Setup of run A:
==> flow/design.v (excerpt) <==
module JAM (
input CLK,
input RST,
output reg [2:0] W,
output reg [2:0] J,
input [6:0] Cost,
output reg [3:0] MatchCount,
output reg [9:0] MinCost,
output reg Valid );
reg [5:0]state;
reg [2:0]num[0:7];
reg [4:0]ix;
reg [9:0]tempCost;
reg [4:0]changePoint;
reg [4:0]n;
reg [4:0]max_min_pos;
reg [4:0]max_min_value;
always @(posedge CLK or posedge RST) 
begin
    if(RST)
    begin
		  W <= 0;
		  J <= 0;
		  Valid <= 0;
		  num[0] <= 0;
		  num[1] <= 1;
		  num[2] <= 2;
		  num[3] <= 3;
		  num[4] <= 4;
		  num[5] <= 5;
		  num[6] <= 6;
		  num[7] <= 7;
		  state <= 0;
		  ix <= 1;
		  tempCost <= 0;
		  MatchCount <= 0;
		  MinCost <= 1023;
		  changePoint <= 0;
		  n <= 10;
		  max_min_pos <= 0;
		  max_min_value <= 10;
    end
    else 
    begin
		case(state)
			5'd0:
			begin
				if(ix > 8)
				begin
					if(tempCost < MinCost)
					begin
						MatchCount <= 1;
						MinCost <= tempCost;
					end
					else if(tempCost == MinCost)
					begin
						MatchCount <= MatchCount + 1;
					end
					ix <= 1;
					tempCost <= 0;
					state <= 1;
				end
				else if(ix == 8)
				begin
					tempCost <= tempCost + Cost;
					ix <= ix + 1;
				end
				else
				begin
					tempCost <= tempCost + Cost;
					W <= ix;
					J <= num[ix];
					ix <= ix + 1;
				end
			end
			5'd1:
			begin
				if(num[7] > num[6])
				begin
					num[6] <= num[7];
					num[7] <= num[6];
					state <= 0;
					W <= 0;
					J <= num[0];
				end
				else if(num[6] > num[5])
				begin
					 if(num[7] > num[5] && num[7] < num[6])
					 begin
						num[7] <= num[6];
						num[5] <= num[7];
						num[6] <= num[5];
						state <= 0;
						W <= 0;
						J <= num[0];
					 end
					 else
					 begin
						num[5] <= num[6];
						num[6] <= num[7];
						num[7] <= num[5];
						state <= 0;
						W <= 0;
						J <= num[0];
					 end
				end
				else if(num[5] > num[4])
				begin
						if(num[6] < num[4] && ((num[7] < num[4]) || num[5] < num[7]) )
						begin
							num[4] <= num[5];
							num[5] <= num[7];
							num[7] <= num[4];
						end
						else if(num[6] > num[4] && num[5] > num[6] && num[7] < num[4])
						begin
							num[4] <= num[6];
							num[5] <= num[7];
							num[6] <= num[4];
							num[7] <= num[5];
						end
  ...
Size in the first run: about 1100 cells after synthesis, ~30 I/O pins, about 7300 µm² of cells after synthesis.
clock: 2.27 ns
lec_check: 0
abc_area: 1
cap_margin: 20
cell_pad_in_sites_global_placement: 1
core_aspect_ratio: 1.39
core_margin: 2
core_utilization: 56
gpl_routability_driven: 0
max_routing_layer: met4
slew_margin: 20
run.sh (not shown) runs the stock make flow with config.mk's settings and CLKGATE_MAP_FILE=.
Run A: all stages done; final checks FAILED (negative setup slack).
What run B does differently from run A at the input level:
Settings: CORE_ASPECT_RATIO removed (was 1.39); PLACE_DENSITY newly set to 0.42; CORE_UTILIZATION changed from 56 to 72; CELL_PAD_IN_SITES_GLOBAL_PLACEMENT removed (was 1); GPL_ROUTABILITY_DRIVEN removed (was 0); MAX_ROUTING_LAYER removed (was met4); the clock period (ns, I/O delays scaled along) changed from 2.27 to 2.99.
### Flow results
Run B reached the final stage; the timing, DRC and antenna checks on its layout passed. Changes observed in run B relative to run A: number of nets at the end of the flow dropped 98; slack of the worst reg-to-reg path climbed 0.40 ns; detailed-route wire length on metal 1 dropped 12%; wire length reported by the detailed router dropped 2800 µm. Changes observed in run B relative to run A: fraction of power consumed by combinational cells moved up; via count moved up; overall global routing resource usage moved up; number of buffer and inverter stages on the critical path moved down. For leakage power total, dividing the value from run B by the value from run A gives 0.859.
The following lists how run C was set up differently from run B:
Settings: CORE_UTILIZATION: 72 -> 65; PLACE_DENSITY: 0.42 -> unset; GPL_ROUTABILITY_DRIVEN: unset -> 0; the clock period (ns, I/O delays scaled along): 2.99 -> 2.42.
Findings:
Run C completed end to end; final checks failed (negative setup slack). A endpoint of the worst setup timing path of max_min_value[1]$_DFFE_PP1P_ is what run C shows, while max_min_value[2]$_DFFE_PP0P_ belongs to run B. Summary — area added between synthesis and finish, run C relative to run B: higher, by 12 points. Taking run B as the reference, in run C via count of the first global-routing pass -5.8%; sequential power went up; pre-placement core utilization went down; shortest period the worst path allows fell 0.082 ns; non-clock buffer count rose about 100%. [compare] base=run B new=run C: die area went up by about 10%, count of inserted antenna diode cells was more or less identical, area taken by multi-input logic gates went up by 6.5%, design area went up by about 11%.
Input-level comparison between run D and run C:
Settings: a change of CORE_UTILIZATION from 65 to 58; a deleted GPL_ROUTABILITY_DRIVEN that had been 0; a change of the clock period (ns, I/O delays scaled along) from 2.42 to 2.63.
Findings:
Run D went all the way through synthesis, placement and routing and the layout is clean on timing, DRC and antenna.
Going from run C to run D, maximum clock frequency grows by about 6%.
| logic area | lower: run D |
Sort run C and run D by post-route met1 wirelength asc -> top: run C
Power and IR drop assume default switching activity.
